==> v34 <==
==> flow/design.v <==
module jt49_dcrm2 #(parameter sw=8) (
    input                clk,
    input                cen,
    input                rst,
    input         [sw-1:0]  din,
    output signed [sw-1:0]  dout
);
localparam dw=10;  
reg  signed [sw+dw:0] integ, exact, error;
reg  signed [sw:0] pre_dout;
reg signed [sw:0] q;
always @(*) begin
    exact = integ+error;
    q = exact[sw+dw:dw];
    pre_dout  = { 1'b0, din } - q;
end
assign dout = pre_dout[sw-1:0];
always @(posedge clk)
    if( rst ) begin
        integ <= {sw+dw+1{1'b0}};
        error <= {sw+dw+1{1'b0}};
    end else if( cen ) begin
        integ <= integ + pre_dout;  
        error <= exact-{q, {dw{1'b0}}};
    end
endmodule
module iir_1st_order
#(
	parameter COEFF_WIDTH = 18,
	parameter COEFF_SCALE = 15,
	parameter DATA_WIDTH  = 16,
	parameter COUNT_BITS  = 10
)
(
	input clk,
	input reset,
	input [COUNT_BITS - 1 : 0] div,
	input signed [COEFF_WIDTH - 1 : 0] A2, B1, B2,
   input signed [DATA_WIDTH - 1 :0] in,
   output [DATA_WIDTH - 1:0] out
);
	reg signed [DATA_WIDTH-1:0] x0,x1,y0;
	reg signed [DATA_WIDTH + COEFF_WIDTH - 1 : 0] out32;
	reg [COUNT_BITS - 1:0] count;
	assign out = y0;
	always @ (*) begin
		out32 <= (B1*x0 + B2*x1) - A2*y0;  
	end
	always @ (posedge clk) begin
		if(reset) begin
			count <= 0;
			x0 <= 0;
			x1 <= 0;
			y0 <= 0;
		end
		else begin
			count <= count + 1'd1;
			if (count == div - 1) begin
					count <= 0;
					y0 <= {out32[DATA_WIDTH + COEFF_WIDTH - 1] , out32[COEFF_SCALE + DATA_WIDTH - 2 : COEFF_SCALE]};
					x1 <= x0;
					x0 <= in;
			end
		end
	end
endmodule  
module iir_2nd_order
#(
	parameter COEFF_WIDTH = 18,
	parameter COEFF_SCALE = 14,
	parameter DATA_WIDTH  = 16,
	parameter COUNT_BITS  = 10
)
(
	input clk,
	input reset,
	input [COUNT_BITS - 1 : 0] div,
	input signed [COEFF_WIDTH - 1 : 0] A2, A3, B1, B2, B3,
   input signed [DATA_WIDTH - 1 : 0] in,
   output [DATA_WIDTH - 1 : 0] out
);
	reg signed [DATA_WIDTH-1 : 0] x0,x1,x2;
	reg signed [DATA_WIDTH-1 : 0] y0,y1;
	reg signed [(DATA_WIDTH + COEFF_WIDTH - 1) : 0] out32;
	reg [COUNT_BITS : 0] count;
	assign out = y0;
	always @ (*) begin
		out32 <= (B1*x0 + B2*x1 + B3*x2) - (A2*y0 + A3*y1);  
	end
	always @ (posedge clk) begin
		if(reset) begin
			count <=  0;
			x0 <= 0;
			x1 <= 0;
			x2 <= 0;
			y0 <= 0;
			y1 <= 0; 
		end
		else begin
			count <= count + 1'd1;
			if (count == div - 1) begin
					count <= 0;
					y1 <= y0;
					y0 <= {out32[DATA_WIDTH + COEFF_WIDTH - 1] , out32[(DATA_WIDTH + COEFF_SCALE - 2) : COEFF_SCALE]};
					x2 <= x1;
					x1 <= x0;
					x0 <= in;
			end
		end
	end
endmodule  
module arkanoid_lpf(
	input clk,
	input reset,
	input signed [15:0] in,
	output signed [15:0] out);
	wire [9:0] div = 10'd256;  
	wire signed [17:0] A2;
	wire signed [17:0] B2;
	wire signed [17:0] B1;
	wire signed [15:0] audio_post_lpf1;
	assign A2 = -18'd18211;
	assign B1 = 18'd7278;
	assign B2 = 18'd7278;
	iir_1st_order lpf6db(.clk(clk),
								.reset(reset),
								.div(div),
								.A2(A2),
								.B1(B1),
								.B2(B2),
								.in(in),
								.out(audio_post_lpf1)); 
	assign out = audio_post_lpf1;
endmodule
module arkanoid_audio
(
	input                clk_48m,
	input                reset,       
	input          [9:0] sound_raw,   
	input                pause,
	input                vol_boost,
	output signed [15:0] sound
);
reg [8:0] div;
always @(posedge clk_48m) begin
	if(!reset)
		div <= 9'd0;
	else
		div <= div + 9'd1;
end
wire dcrm_cen = !div;
wire signed [15:0] sound_dcrm;
jt49_dcrm2 #(16) dcrm
(
	.clk(clk_48m),
	.cen(dcrm_cen),
	.rst(~reset),
	.din({5'd0, sound_raw}),
	.dout(sound_dcrm)
);
wire signed [15:0] sound_filtered;
arkanoid_lpf lpf
(
	.clk(clk_48m),
	.reset(~reset),
	.in(sound_dcrm),
	.out(sound_filtered)
);
assign sound = pause ? 16'd0 : vol_boost ? (sound_filtered <<< 16'd5) : (sound_filtered <<< 16'd4);
endmodule
==> flow/run.sh <==
#!/bin/bash
# the make line also repeats each setting of config.mk as NAME=value (left out here)
make -C /OpenROAD-flow-scripts/flow DESIGN_CONFIG=/design/flow/config.mk WORK_HOME=/design/flow/orfs CLKGATE_MAP_FILE= finish
==> flow/config.mk <==
export PLATFORM = sky130hd
export DESIGN_NAME = arkanoid_audio
export DESIGN_NICKNAME = arkanoid_audio
export VERILOG_FILES = /design/flow/design.v
export SDC_FILE = /design/flow/constraint.sdc
export NUM_CORES = 4
export LEC_CHECK = 0
export CAP_MARGIN = 5
export CORE_MARGIN = 2
export CORE_UTILIZATION = 72
export CTS_CLUSTER_DIAMETER = 28
export CTS_CLUSTER_SIZE = 39
export MAX_ROUTING_LAYER = met4
export SETUP_SLACK_MARGIN = 1.05
export SLEW_MARGIN = 20
==> flow/constraint.sdc <==
create_clock -name core_clock -period 9.35 [get_ports {clk_48m}]
set_input_delay 1.8700 -clock core_clock [delete_from_list [all_inputs] [get_ports {clk_48m}]]
set_output_delay 1.8700 -clock core_clock [all_outputs]
set_load 0.01 [all_outputs]
==> inputs of v4, as changes to v34 <==
CAP_MARGIN = 20   (was 5)
CORE_UTILIZATION = 71   (was 72)
SETUP_SLACK_MARGIN = 2.8   (was 1.05)
==> results <==
v4 finished with setup timing left. v34 reached the layout checks and failed them: setup timing. In sequential power, v34 and v4 hardly differ. Of v4 and v34, v4 has the higher worst setup slack (gap 0.017 ns). In v34 the register-to-register slack is worse than in v4, by 0.02 ns. Against v4, the worst hold slack of v34 is worse by 0.0073 ns. Clock power: v4 is larger than v34 (6.3%). Between v34 and v4, the lower die area is in v34 (gap about 1.4%, measured against v4). Sequential share of layout area: v34 is higher than v4 (0.22 points). In maximum frequency, v34 and v4 hardly differ.
==> figures <==
Final standard cell area without fillers: v34 0.0246 mm^2; v4 0.0254 mm^2
Worst path bufs/invs: v34 7; v4 8
Cell internal power dissipation: v34 1230 uW; v4 1400 uW
Routed wl met3: v34 3900 um; v4 3290 um
Post-CTS clock slew at the launch and capture registers of the worst setup and hold paths: v34 0.08 ns; v4 0.09 ns
Tot Pwr: v34 2250 uW; v4 2590 uW
Area of the core region: v34 0.0304 mm^2; v4 0.0307 mm^2
Flop+latch power: v34 574 uW; v4 575 uW
Avg WL per Cell: v34 19.0 um; v4 19.7 um
Worst reg2reg setup slack: v34 -0.19 ns; v4 -0.17 ns
Min-Delay Endpoint: v34 dcrm.error[2]; v4 dcrm.error[7]
Leakage Power: v34 0.0126 uW; v4 0.0128 uW
Share of the clock period used by the worst path after layout: v34 102%; v4 102%
Run status: v34 complete, but fails checks; v4 complete, but fails checks
Violated checks: v34 setup timing; v4 setup timing
Critical Path Sink: v34 lpf.lpf6db.y0[15]; v4 lpf.lpf6db.y0[12]
Tightest slew margin relative to the limit: v34 37.1%; v4 33.7%
Minimum period implied by the final worst setup slack: v34 9.54 ns; v4 9.52 ns
Power and IR drop assume default switching activity.
